==> flow/design.v <==
`timescale 1ns / 1ps
module accelerator (
    input  wire clk,
    input  wire rst_n,
    input  wire in_valid,
    input  wire [31:0] in_data,
    output wire in_ready,
    output wire out_valid,
    output wire [31:0] out_data,
    input  wire out_ready
);
parameter MAX_SHAPES = 8;
parameter MAX_REGION_W = 64;
parameter MAX_REGION_H = 64;
parameter MAX_SHAPE_CELLS = 16;
function integer clog2;
    input integer value;
    integer v;
    begin
        v = value - 1;
        for (clog2 = 0; v > 0; clog2 = clog2 + 1)
            v = v >> 1;
    end
endfunction
localparam integer SHAPE_IDX_W = clog2(MAX_SHAPES + 1);
localparam ST_IDLE        = 3'd0;
localparam ST_LOAD_SHAPES = 3'd1;
localparam ST_LOAD_REGION = 3'd2;
localparam ST_OUTPUT      = 3'd3;
reg [2:0] state;
reg [15:0] num_shapes;
reg [15:0] num_regions;
reg [15:0] regions_seen;
reg [31:0] regions_that_fit;
reg [7:0] shape_num_cells [0:MAX_SHAPES-1];
reg [SHAPE_IDX_W-1:0] shape_idx;
reg [1:0] shape_substate;  
reg [7:0] cells_remaining;
reg [15:0] region_w;
reg [15:0] region_h;
reg [7:0] region_q [0:MAX_SHAPES-1];
reg [1:0] region_substate;  
integer i;
wire accept = in_valid && in_ready;
wire shape_loading_done = (shape_idx >= num_shapes);
wire region_loading_done = (regions_seen >= num_regions);
assign in_ready =
    (state == ST_IDLE)        ? 1'b1 :
    (state == ST_LOAD_SHAPES) ? !shape_loading_done :
    (state == ST_LOAD_REGION) ? !region_loading_done :
    1'b0;  
assign out_valid = (state == ST_OUTPUT);
assign out_data  = regions_that_fit;
always @(posedge clk) begin
    if (!rst_n) begin
        state <= ST_IDLE;
        num_shapes <= 16'd0;
        num_regions <= 16'd0;
        regions_seen <= 16'd0;
        regions_that_fit <= 32'd0;
        shape_idx <= {SHAPE_IDX_W{1'b0}};
        shape_substate <= 2'd0;
        cells_remaining <= 8'd0;
        region_substate <= 2'd0;
        region_w <= 16'd0;
        region_h <= 16'd0;
        for (i = 0; i < MAX_SHAPES; i = i + 1) begin
            shape_num_cells[i] <= 8'd0;
            region_q[i] <= 8'd0;
        end
    end else begin
        case (state)
            ST_IDLE: begin
                if (accept) begin
                    num_shapes <= (in_data[15:0] > MAX_SHAPES) ? MAX_SHAPES : in_data[15:0];
                    num_regions <= in_data[31:16];
                    regions_seen <= 16'd0;
                    regions_that_fit <= 32'd0;
                    shape_idx <= {SHAPE_IDX_W{1'b0}};
                    shape_substate <= 2'd0;
                    cells_remaining <= 8'd0;
                    region_substate <= 2'd0;
                    state <= ST_LOAD_SHAPES;
                end
            end
            ST_LOAD_SHAPES: begin
                if (shape_idx >= num_shapes) begin
                    region_substate <= 2'd0;
                    state <= ST_LOAD_REGION;
                end else if (accept) begin
                    case (shape_substate)
                        2'd0: begin
                            shape_num_cells[shape_idx] <= in_data[23:16];
                            cells_remaining <= in_data[23:16];
                            if (in_data[23:16] == 0) begin
                                shape_idx <= shape_idx + 1'b1;
                                shape_substate <= 2'd0;
                            end else begin
                                shape_substate <= 2'd1;
                            end
                        end
                        2'd1: begin
                            if (cells_remaining <= 8'd4) begin
                                cells_remaining <= 8'd0;
                                shape_idx <= shape_idx + 1'b1;
                                shape_substate <= 2'd0;
                            end else begin
                                cells_remaining <= cells_remaining - 8'd4;
                                shape_substate <= 2'd1;
                            end
                        end
                        default: shape_substate <= 2'd0;
                    endcase
                end
            end
            ST_LOAD_REGION: begin
                if (regions_seen >= num_regions) begin
                    state <= ST_OUTPUT;
                end else if (accept) begin
                    case (region_substate)
                        2'd0: begin
                            region_w <= in_data[15:0];
                            region_h <= in_data[31:16];
                            for (i = 0; i < MAX_SHAPES; i = i + 1) begin
                                region_q[i] <= 8'd0;
                            end
                            region_substate <= 2'd1;
                        end
                        2'd1: begin
                            region_q[0] <= in_data[7:0];
                            if (MAX_SHAPES > 1) region_q[1] <= in_data[15:8];
                            if (MAX_SHAPES > 2) region_q[2] <= in_data[23:16];
                            if (MAX_SHAPES > 3) region_q[3] <= in_data[31:24];
                            region_substate <= 2'd2;
                        end
                        2'd2: begin
                            if (MAX_SHAPES > 4) region_q[4] <= in_data[7:0];
                            if (MAX_SHAPES > 5) region_q[5] <= in_data[15:8];
                            if (MAX_SHAPES > 6) region_q[6] <= in_data[23:16];
                            if (MAX_SHAPES > 7) region_q[7] <= in_data[31:24];
                            begin : area_calc_block
                                reg [31:0] ra;
                                reg [31:0] ta;
                                integer k;
                                ra = region_w * region_h;
                                ta = 32'd0;
                                for (k = 0; (k < MAX_SHAPES) && (k < 4); k = k + 1) begin
                                    ta = ta + (shape_num_cells[k] * region_q[k]);
                                end
                                if (MAX_SHAPES > 4) ta = ta + (shape_num_cells[4] * in_data[7:0]);
                                if (MAX_SHAPES > 5) ta = ta + (shape_num_cells[5] * in_data[15:8]);
                                if (MAX_SHAPES > 6) ta = ta + (shape_num_cells[6] * in_data[23:16]);
                                if (MAX_SHAPES > 7) ta = ta + (shape_num_cells[7] * in_data[31:24]);
                                if (ta <= ra) begin
                                    regions_that_fit <= regions_that_fit + 1'b1;
                                end
                            end
                            regions_seen <= regions_seen + 1'b1;
                            region_substate <= 2'd0;
                        end
                        default: region_substate <= 2'd0;
                    endcase
                end
            end
            ST_OUTPUT: begin
                if (out_valid && out_ready) begin
                    state <= ST_IDLE;
                end
            end
            default: state <= ST_IDLE;
        endcase
    end
end
endmodule
`timescale 1ns / 1ps
module day12_top #(
    parameter MAX_REGION_W = 64,
    parameter MAX_REGION_H = 64
) (
    input  wire clk,
    input  wire rst_n,
    input  wire in_valid,
    input  wire [31:0] in_data,
    output wire in_ready,
    output wire out_valid,
    output wire [31:0] out_data,
    input  wire out_ready
);
accelerator #(
    .MAX_REGION_W(MAX_REGION_W),
    .MAX_REGION_H(MAX_REGION_H)
) accel (
    .clk(clk),
    .rst_n(rst_n),
    .in_valid(in_valid),
    .in_data(in_data),
    .in_ready(in_ready),
    .out_valid(out_valid),
    .out_data(out_data),
    .out_ready(out_ready)
);
endmodule
make LEC_CHECK=0 ABC_AREA=1 CAP_MARGIN=20 CELL_PAD_IN_SITES_GLOBAL_PLACEMENT=1 CORE_MARGIN=7 CORE_UTILIZATION=40 CTS_CLUSTER_SIZE=81 GPL_ROUTABILITY_DRIVEN=0 GPL_TIMING_DRIVEN=0 MIN_ROUTING_LAYER=met1 SETUP_SLACK_MARGIN=-0.31 SLEW_MARGIN=25 finish   # period 16.8 ns
run.sh (not shown) runs the stock make flow with config.mk's settings and CLKGATE_MAP_FILE=.
The baseline produced a clean layout.
Then changed:
- CELL_PAD_IN_SITES_GLOBAL_PLACEMENT: 1 -> unset
- CORE_MARGIN: 7 -> 2
- CORE_UTILIZATION: 40 -> 72
- CTS_CLUSTER_DIAMETER: unset -> 331
- CTS_CLUSTER_SIZE: 81 -> 13
- GPL_ROUTABILITY_DRIVEN: 0 -> unset
- GPL_TIMING_DRIVEN: 0 -> unset
- MIN_ROUTING_LAYER: met1 -> unset
- PLACE_DENSITY_LB_ADDON: unset -> 0.17
- SETUP_SLACK_MARGIN: -0.31 -> unset
- SLEW_MARGIN: 25 -> 20
- clock period: 16.8 -> 7.85 ns (I/O delays scaled with it)
What happened: Now the flow reached the layout checks and failed them: negative setup slack. First-iteration DRC count rose by 80%. Worst hold slack stays flat. Die size came out lower by 47%. Register-to-register slack gets worse by 7.2 ns. Non-clock buffer count grows by 329. Clock skew came out higher by 0.027 ns.
Then changed:
- ABC_AREA: 1 -> unset
- CORE_UTILIZATION: 72 -> 58
- CTS_CLUSTER_DIAMETER: 331 -> unset
- CTS_CLUSTER_SIZE: 13 -> unset
- PLACE_DENSITY_LB_ADDON: 0.17 -> unset
- clock period: 7.85 -> 14.1 ns (I/O delays scaled with it)
This time the run passed the timing, design-rule and antenna checks. Via count went down by about 20%. Count of clock-buffer cells in the layout went up by 9. Wire length went down by 15%. Cell area went down by 8.6%. Setup slack improved by 4.2 ns. Total power went down by 47%. Sequential power went down by about 44%. Core utilization went down by 18 points. Synthesized cell count went down by about 20%. Synthesized area went down by about 5%.
Power figures rest on the tool's default switching activity, not on a simulated workload.
